job 101:
==> flow/design.v <==
module control_unit(
    input wire [7:0] instr,          
    input wire [2:0] state,          
    input wire zf,                   
    input wire reset,                
    output reg [2:0] next_state,     
    output reg pc_we,                
    output reg pc_sel,               
    output reg pc_jmp_sel,           
    output reg [3:0] pc_offset,      
    output reg addr_sel,             
    output reg [3:0] addr_offset,    
    output reg mem_sel,              
    output reg mem_we,               
    output reg [2:0] alu_opcode,     
    output reg alu_sel_a,            
    output reg alu_sel_b,            
    output reg alu_we,               
    output reg zf_we,                
    output reg ir_we,                
    output reg a_sel,                
    output reg a_we,                 
    output reg b_sel,                
    output reg b_we,                 
    output reg halt                  
);
    localparam ADD    = 3'b000;
    localparam AND    = 3'b001;
    localparam NOT    = 3'b010;
    localparam LOAD   = 3'b011;
    localparam STORE  = 3'b100;
    localparam JUMP   = 3'b101;
    localparam JUMPz  = 3'b110;
    localparam HALT   = 3'b111;
    localparam FETCH      = 3'b000; 
    localparam DECODE     = 3'b001;
    localparam EXECUTE    = 3'b010;
    localparam MEMORY     = 3'b011;
    localparam WRITEBACK  = 3'b100;
    localparam HALT_STATE = 3'b101;
    localparam IDLE       = 3'b110;
    always @(*) begin
        pc_we = 0;               
        pc_sel = 0;              
        pc_jmp_sel = 0;          
        pc_offset = 4'b0000;     
        addr_sel = 0;            
        addr_offset = 4'b0000;   
        mem_sel = 0;             
        mem_we = 0;              
        alu_opcode = 3'b000;     
        alu_sel_a = 0;           
        alu_sel_b = 0;           
        alu_we = 0;              
        zf_we = 0;               
        ir_we = 0;               
        a_sel = 0;               
        a_we = 0;                
        b_sel = 0;               
        b_we = 0;                
        halt = 0;                
        next_state = FETCH;      
        if (reset) begin
            next_state = FETCH;      
        end
        else begin
            case (state)
                FETCH: begin                     
                    next_state = DECODE;         
                    pc_we = 1;                   
                    ir_we = 1;                   
                end
                DECODE: begin    
                    case (instr[7:5])       
                        ADD, AND, NOT, JUMP, JUMPz: begin
                            next_state = EXECUTE;       
                        end
                        LOAD, STORE: begin
                            next_state = MEMORY;
                        end
                        HALT: begin
                            next_state = HALT_STATE;
                        end
                    endcase
                end
                EXECUTE: begin                           
                    case (instr[7:5])
                        ADD, AND: begin
                            alu_opcode = instr[7:5];     
                            alu_sel_a = instr[3];        
                            alu_sel_b = instr[2];        
                            alu_we = 1;                  
                            zf_we = 1;                   
                            next_state = WRITEBACK;
                        end
                        NOT: begin
                            alu_opcode = instr[7:5];     
                            alu_sel_a = instr[3];        
                            alu_we = 1;                  
                            zf_we = 1;                   
                            next_state = WRITEBACK;
                        end
                        JUMP: begin
                            pc_jmp_sel = instr[4];       
                            pc_offset = instr[3:0];      
                            pc_sel = 1;                  
                            pc_we = 1;                   
                            next_state = IDLE;
                        end
                        JUMPz: begin
                            if (zf == 1) begin
                                pc_jmp_sel = instr[4];   
                                pc_offset = instr[3:0];  
                                pc_sel = 1;              
                                pc_we = 1;               
                            end
                            next_state = IDLE;
                        end
                    endcase
                end
                MEMORY: begin                                    
                    case (instr[7:5])
                        LOAD: begin
                            addr_offset = instr[3:0];    
                            addr_sel = 1;                
                            next_state = WRITEBACK;
                        end
                        STORE: begin
                            addr_offset = instr[3:0];    
                            addr_sel = 1;                
                            mem_sel = instr[4];          
                            mem_we = 1;                  
                            next_state = IDLE;
                        end
                    endcase
                end
                WRITEBACK: begin                         
                    case (instr[7:5])
                        ADD, AND, NOT: begin
                            if (instr[4] == 0) begin
                                a_sel = 1;               
                                a_we = 1;                
                            end else begin
                                b_sel = 1;               
                                b_we = 1;                
                            end
                            next_state = FETCH;
                        end
                        LOAD: begin
                            if (instr[4] == 0) begin
                                a_we = 1;            
                            end else begin
                                b_we = 1;            
                            end
                            next_state = FETCH;
                        end
                    endcase
                end 
                HALT_STATE: begin
                    halt = 1;
                    next_state = HALT_STATE;
                end
                IDLE: begin
                    next_state = FETCH;
                end
            endcase
        end
    end
endmodule
module alu(
    input wire [2:0] opcode,         
    input wire [7:0] a,              
    input wire [7:0] b,              
    output reg [7:0] y,              
    output reg zf                    
);
    localparam ADD = 3'b000;         
    localparam AND = 3'b001;         
    localparam NOT = 3'b010;         
always @(*) begin
    zf = 0;
    case (opcode)
        ADD: begin             
            y = a + b;
        end
        AND: begin              
            y = a & b;
        end
        NOT: begin              
            y = ~a;
        end
        default: begin               
            y = 8'b00000000;
        end
    endcase
    if (y == 8'b00000000) begin
        zf = 1;
    end
end
endmodule
module register #(
    parameter WIDTH = 8
)(
    input wire clk,                  
    input wire rst,                  
    input wire we,                   
    input wire [WIDTH-1:0] d,        
    output reg [WIDTH-1:0] q         
);
    always @(posedge clk) begin      
        if (rst) begin
            q <= {WIDTH{1'b0}};      
        end else if (we) begin
            q <= d;                  
        end
    end
endmodule
module mux_2to1 (
    input wire [7:0] in0,    
    input wire [7:0] in1,    
    input wire sel,          
    output wire [7:0] out    
);
    assign out = sel ? in1 : in0;
endmodule
module adder(
    input wire [7:0] a,
    input wire [7:0] b,
    output wire [7:0] sum
);
    assign sum = a + b;
endmodule
module zext(
    input wire [3:0] in,
    output wire [7:0] out
);
assign out = {4'b0000, in};
endmodule
module cpu_8b(
    input wire clk,
    input wire rst,
    output wire halt,
    output wire mem_we,
    output wire [7:0] mem_addr,
    output wire [7:0] mem_wdata,
    input wire [7:0] mem_rdata
);
    wire [7:0] mem_d_i;
    wire [7:0] mem_d_o;
    assign mem_wdata = mem_d_i;
    assign mem_d_o = mem_rdata;
    wire [2:0] alu_opcode;
    wire [7:0] alu_a;
    wire [7:0] alu_b;
    wire a_we;
    wire [7:0] a_reg_i;
    wire [7:0] a_reg_o;
    wire b_we;
    wire [7:0] b_reg_i;
    wire [7:0] b_reg_o;
    wire alu_we;
    wire [7:0] alu_res_next;
    wire [7:0] alu_res;
    wire zf_we;
    wire zf_next;
    wire zf;
    wire ir_we;
    wire [7:0] instr;
    wire [2:0] next_state;
    wire [2:0] state;
    wire pc_we;
    wire [7:0] pc_next;
    wire [7:0] pc;
    wire alu_sel_a;
    wire alu_sel_b;
    wire a_sel;
    wire b_sel;
    wire mem_sel;
    wire [7:0] offset_addr;
    wire addr_sel;
    wire [7:0] addr_offset_zext;
    wire [3:0] addr_offset;
    wire [3:0] pc_offset;
    wire [7:0] pc_offset_zext;
    wire [7:0] inc_pc;
    wire [7:0] new_pc;
    wire pc_sel;
    wire [7:0] jmp_reg_val;
    wire pc_jmp_sel;
    control_unit cpu_control(
        .instr(instr),
        .state(state),
        .zf(zf),
        .reset(rst),
        .next_state(next_state),
        .pc_we(pc_we),
        .pc_sel(pc_sel),
        .pc_jmp_sel(pc_jmp_sel),
        .pc_offset(pc_offset),
        .addr_sel(addr_sel),
        .addr_offset(addr_offset),
        .mem_sel(mem_sel),
        .mem_we(mem_we),
        .alu_opcode(alu_opcode),
        .alu_sel_a(alu_sel_a),
        .alu_sel_b(alu_sel_b),
        .alu_we(alu_we),
        .zf_we(zf_we),
        .ir_we(ir_we),
        .a_sel(a_sel),
        .a_we(a_we),
        .b_sel(b_sel),
        .b_we(b_we),
        .halt(halt)
    );
    alu alu_unit(
        .opcode(alu_opcode),
        .a(alu_a),
        .b(alu_b),
        .y(alu_res_next),
        .zf(zf_next)
    );
    register #(.WIDTH(8)) a_register(
        .clk(clk),
        .rst(rst),
        .we(a_we),
        .d(a_reg_i),
        .q(a_reg_o)
    );
    register #(.WIDTH(8)) b_register(
        .clk(clk),
        .rst(rst),
        .we(b_we),
        .d(b_reg_i),
        .q(b_reg_o)
    );
    register #(.WIDTH(8)) alu_register(
        .clk(clk),
        .rst(rst),
        .we(alu_we),
        .d(alu_res_next),
        .q(alu_res)
    );
    register #(.WIDTH(1)) zf_register(
        .clk(clk),
        .rst(rst),
        .we(zf_we),
        .d(zf_next),
        .q(zf)
    );
    register #(.WIDTH(8)) instruction_register(
        .clk(clk),
        .rst(rst),
        .we(ir_we),
        .d(mem_d_o),
        .q(instr)
    );
    register #(.WIDTH(3)) state_register(
        .clk(clk),
        .rst(rst),
        .we(1'b1),
        .d(next_state),
        .q(state)
    );
    register #(.WIDTH(8)) program_counter(
        .clk(clk),
        .rst(rst),
        .we(pc_we),
        .d(pc_next),
        .q(pc)
    );
    mux_2to1 alu_a_mux(
        .in0(a_reg_o),
        .in1(b_reg_o),
        .sel(alu_sel_a),
        .out(alu_a)
    );
    mux_2to1 alu_b_mux(
        .in0(a_reg_o),
        .in1(b_reg_o),
        .sel(alu_sel_b),
        .out(alu_b)
    );
    mux_2to1 a_register_mux(
        .in0(mem_d_o),
        .in1(alu_res),
        .sel(a_sel),
        .out(a_reg_i)
    );
    mux_2to1 b_register_mux(
        .in0(mem_d_o),
        .in1(alu_res),
        .sel(b_sel),
        .out(b_reg_i)
    );
    mux_2to1 mem_data_mux(
        .in0(a_reg_o),
        .in1(b_reg_o),
        .sel(mem_sel),
        .out(mem_d_i)
    );
    mux_2to1 mem_addr_mux(
        .in0(pc),
        .in1(offset_addr),
        .sel(addr_sel),
        .out(mem_addr)
    );
    adder addr_adder(
        .a(addr_offset_zext),
        .b(pc),
        .sum(offset_addr)
    );
    zext addr_zext(
        .in(addr_offset),
        .out(addr_offset_zext)
    );
    zext pc_zext(
        .in(pc_offset),
        .out(pc_offset_zext)
    );
    mux_2to1 pc_mux(
        .in0(inc_pc),
        .in1(new_pc),
        .sel(pc_sel),
        .out(pc_next)
    );
    adder inc_pc_adder(
        .a(pc),
        .b(8'b00000001),
        .sum(inc_pc)
    );
    adder new_pc_adder(
        .a(pc_offset_zext),
        .b(jmp_reg_val),
        .sum(new_pc)
    );
    mux_2to1 jump_mux(
        .in0(a_reg_o),
        .in1(b_reg_o),
        .sel(pc_jmp_sel),
        .out(jmp_reg_val)
    );
endmodule
clock: 5.0 ns
lec_check: 0
abc_area: 1
cap_margin: 20
core_aspect_ratio: 1.93
core_margin: 2
core_utilization: 40
cts_cluster_diameter: 384
cts_cluster_size: 47
slew_margin: 20
tns_end_percent: 95
run.sh (not shown) runs the stock make flow with config.mk's settings and CLKGATE_MAP_FILE=.
[inputs] job 102 vs job 101
# job 101
export LEC_CHECK = 0
export ABC_AREA = 1
export CAP_MARGIN = 20
export CORE_ASPECT_RATIO = 1.93
export CORE_MARGIN = 2
export CORE_UTILIZATION = 40
export CTS_CLUSTER_DIAMETER = 384
export CTS_CLUSTER_SIZE = 47
export SLEW_MARGIN = 20
export TNS_END_PERCENT = 95
create_clock -name core_clock -period 5.0 [get_ports {clk}]
# job 102
export LEC_CHECK = 0
export ABC_AREA = 1
export CAP_MARGIN = 20
export CORE_ASPECT_RATIO = 0.5
export CORE_MARGIN = 2
export CORE_UTILIZATION = 63
export CTS_CLUSTER_DIAMETER = 177
export CTS_CLUSTER_SIZE = 100
export PLACE_DENSITY = 0.84
export SLEW_MARGIN = 20
export TNS_END_PERCENT = 5
create_clock -name core_clock -period 5.0 [get_ports {clk}]
On job 102: data arrival time of the critical path is 0.06 ns lower than what job 101 gave.
Between job 101 and job 102, the flow reports global-route wire length before repair decreasing by a little under 10%.
Against job 101, job 102 reports a clock period minus final worst setup slack that is lower.
Going from job 101 to job 102, the reported net switching power was found to have gone down by 13 µW.
Global-route usage: job 102 vs job 101 up 8.2 points
In job 102, setup slack is higher than in job 101.
Relative to job 101, tightest slew margin relative to the limit decreased by 1.5 points in job 102.
Input-level comparison between job 103 and job 102:
# job 102
export LEC_CHECK = 0
export ABC_AREA = 1
export CAP_MARGIN = 20
export CORE_ASPECT_RATIO = 0.5
export CORE_MARGIN = 2
export CORE_UTILIZATION = 63
export CTS_CLUSTER_DIAMETER = 177
export CTS_CLUSTER_SIZE = 100
export PLACE_DENSITY = 0.84
export SLEW_MARGIN = 20
export TNS_END_PERCENT = 5
create_clock -name core_clock -period 5.0 [get_ports {clk}]
# job 103
export LEC_CHECK = 0
export ABC_AREA = 1
export CAP_MARGIN = 20
export CELL_PAD_IN_SITES_GLOBAL_PLACEMENT = 3
export CORE_ASPECT_RATIO = 1.93
export CORE_MARGIN = 2
export CORE_UTILIZATION = 40
export CTS_CLUSTER_DIAMETER = 384
export CTS_CLUSTER_SIZE = 100
export SLEW_MARGIN = 20
export TNS_END_PERCENT = 40
create_clock -name core_clock -period 5.0 [get_ports {clk}]
--- outcome ---
Area of the mapped netlist across job 102 and job 103: no real change.
Higher pre-placement core utilization goes to job 102 over job 103.
Comparing die extent in y for job 102 and job 103, the smaller number came from job 102.
Compound-cell area share of the yosys netlist came out exactly the same in job 102 and job 103.
Job 103 never completed, since it errored out during global placement without I/O.
Job 103 has total core area above what job 102 had.
Job 102 -> job 103: chip area in the Yosys report delta 0, exact match
Between job 102 and job 103, the flow reports horizontal die size decreasing by more than a quarter.
Job 103 vs job 102 on die outline area: job 103 is the higher one.
Looking at row count, job 103 sits 29 higher than job 102 does.
Changes in job 104 relative to job 103:
# job 103
export LEC_CHECK = 0
export ABC_AREA = 1
export CAP_MARGIN = 20
export CELL_PAD_IN_SITES_GLOBAL_PLACEMENT = 3
export CORE_ASPECT_RATIO = 1.93
export CORE_MARGIN = 2
export CORE_UTILIZATION = 40
export CTS_CLUSTER_DIAMETER = 384
export CTS_CLUSTER_SIZE = 100
export SLEW_MARGIN = 20
export TNS_END_PERCENT = 40
create_clock -name core_clock -period 5.0 [get_ports {clk}]
# job 104
export LEC_CHECK = 0
export ABC_AREA = 1
export CAP_MARGIN = 20
export CORE_ASPECT_RATIO = 0.5
export CORE_MARGIN = 2
export CORE_UTILIZATION = 40
export CTS_CLUSTER_DIAMETER = 384
export CTS_CLUSTER_SIZE = 100
export SLEW_MARGIN = 20
export TNS_END_PERCENT = 95
create_clock -name core_clock -period 5.0 [get_ports {clk}]
==> results <==
Job 104: no failed stages, no open violations at the end. Changes observed in job 104 relative to job 103: combined area of all synthesized cells barely changed, summed standard-cell area reported by yosys barely changed, placeable core region dropped 150 µm², die extent in y dropped about 50%, die area barely changed. Taking job 104 as 1.0, job 103 lands at 0.52 on horizontal die dimension.
For job 105, these inputs were changed with respect to job 104:
# job 104
export LEC_CHECK = 0
export ABC_AREA = 1
export CAP_MARGIN = 20
export CORE_ASPECT_RATIO = 0.5
export CORE_MARGIN = 2
export CORE_UTILIZATION = 40
export CTS_CLUSTER_DIAMETER = 384
export CTS_CLUSTER_SIZE = 100
export SLEW_MARGIN = 20
export TNS_END_PERCENT = 95
create_clock -name core_clock -period 5.0 [get_ports {clk}]
# job 105
export LEC_CHECK = 0
export CAP_MARGIN = 20
export CORE_MARGIN = 2
export CORE_UTILIZATION = 65
export SLEW_MARGIN = 20
create_clock -name core_clock -period 4.1 [get_ports {clk}]
### Flow results
Area of the chip: job 105 vs job 104 down about 38%. Higher combined global-route utilization of all metal layers was reported by job 105, not job 104. Job 105 went all the way through synthesis, placement and routing and the layout is clean on timing, DRC and antenna. Worst setup slack for job 105: 0.24 ns down relative to job 104. Job 105 vs job 104: cell area after placement up by a few percent. Largest fanout on the critical path: job 105 < job 104.


// cpu_8b: RTL as listed in full above, without the edits since
clock: 5.0 ns
lec_check: 0
abc_area: 1
cap_margin: 20
core_aspect_ratio: 0.5
core_margin: 2
core_utilization: 58
cts_cluster_diameter: 384
cts_cluster_size: 100
slew_margin: 20
tns_end_percent: 95
==> next run, changes <==
==> flow/config.mk (replaced) <==
export PLATFORM = sky130hd
export DESIGN_NAME = cpu_8b
export DESIGN_NICKNAME = cpu_8b
export VERILOG_FILES = /design/flow/design.v
export SDC_FILE = /design/flow/constraint.sdc
export NUM_CORES = 4
export LEC_CHECK = 0
export CAP_MARGIN = 20
export CORE_MARGIN = 2
export CORE_UTILIZATION = 40
export SLEW_MARGIN = 20
Effect: Clock skew rises by 0.010 ns; die area rises by well over a third; synthesized cell count falls by about a fifth; combinational power falls by roughly a tenth; clock power falls by a quarter to a third; sequential share of layout area is about the same; cell count falls by roughly a tenth; via count falls by a little under a tenth; global-route usage falls by 8.7 points; worst hold slack degrades by 0.032 ns; worst setup slack degrades by 0.19 ns.
==> next run, changes <==
--- a/flow/config.mk
+++ b/flow/config.mk
@@ -8,4 +8,7 @@
 export CAP_MARGIN = 20
 export CORE_MARGIN = 2
-export CORE_UTILIZATION = 40
+export CORE_UTILIZATION = 20
+export GPL_ROUTABILITY_DRIVEN = 0
+export MAX_ROUTING_LAYER = met4
 export SLEW_MARGIN = 20
+export TNS_END_PERCENT = 90
What happened: Clock skew is lower by 0.011 ns. Cell area is higher by 4.2%. Clock power is higher by 48%.
==> next run, changes <==
--- a/flow/config.mk
+++ b/flow/config.mk
@@ -8,7 +8,4 @@
 export CAP_MARGIN = 20
 export CORE_MARGIN = 2
-export CORE_UTILIZATION = 20
-export GPL_ROUTABILITY_DRIVEN = 0
-export MAX_ROUTING_LAYER = met4
+export CORE_UTILIZATION = 40
 export SLEW_MARGIN = 20
-export TNS_END_PERCENT = 90
==> flow/constraint.sdc (replaced) <==
create_clock -name core_clock -period 4.8 [get_ports {clk}]
set_input_delay 0.9600 -clock core_clock [delete_from_list [all_inputs] [get_ports {clk}]]
set_output_delay 0.9600 -clock core_clock [all_outputs]
set_load 0.01 [all_outputs]
The changed run passed the timing, design-rule and antenna checks. Die area came out lower by well over a third. Total power is lower by a few percent. Worst hold slack gets better by 0.0039 ns. Register-to-register slack gets worse by 0.06 ns. Global-route usage goes up by 9.8 points. Synthesized area is unchanged.
==> next run, changes <==
--- a/flow/config.mk
+++ b/flow/config.mk
@@ -8,4 +8,5 @@
 export CAP_MARGIN = 20
 export CORE_MARGIN = 2
-export CORE_UTILIZATION = 40
+export CORE_UTILIZATION = 70
+export CTS_CLUSTER_DIAMETER = 85
 export SLEW_MARGIN = 20
==> flow/constraint.sdc (replaced) <==
create_clock -name core_clock -period 3.59 [get_ports {clk}]
set_input_delay 0.7180 -clock core_clock [delete_from_list [all_inputs] [get_ports {clk}]]
set_output_delay 0.7180 -clock core_clock [all_outputs]
set_load 0.01 [all_outputs]
After rerunning: The new run never finished: it broke off in global routing, error ODB-0269; synthesized area stays the same; synthesized cell count is unchanged; die area came out lower by about 40%.
No activity file was given, so power comes from the tool's default toggle rates.
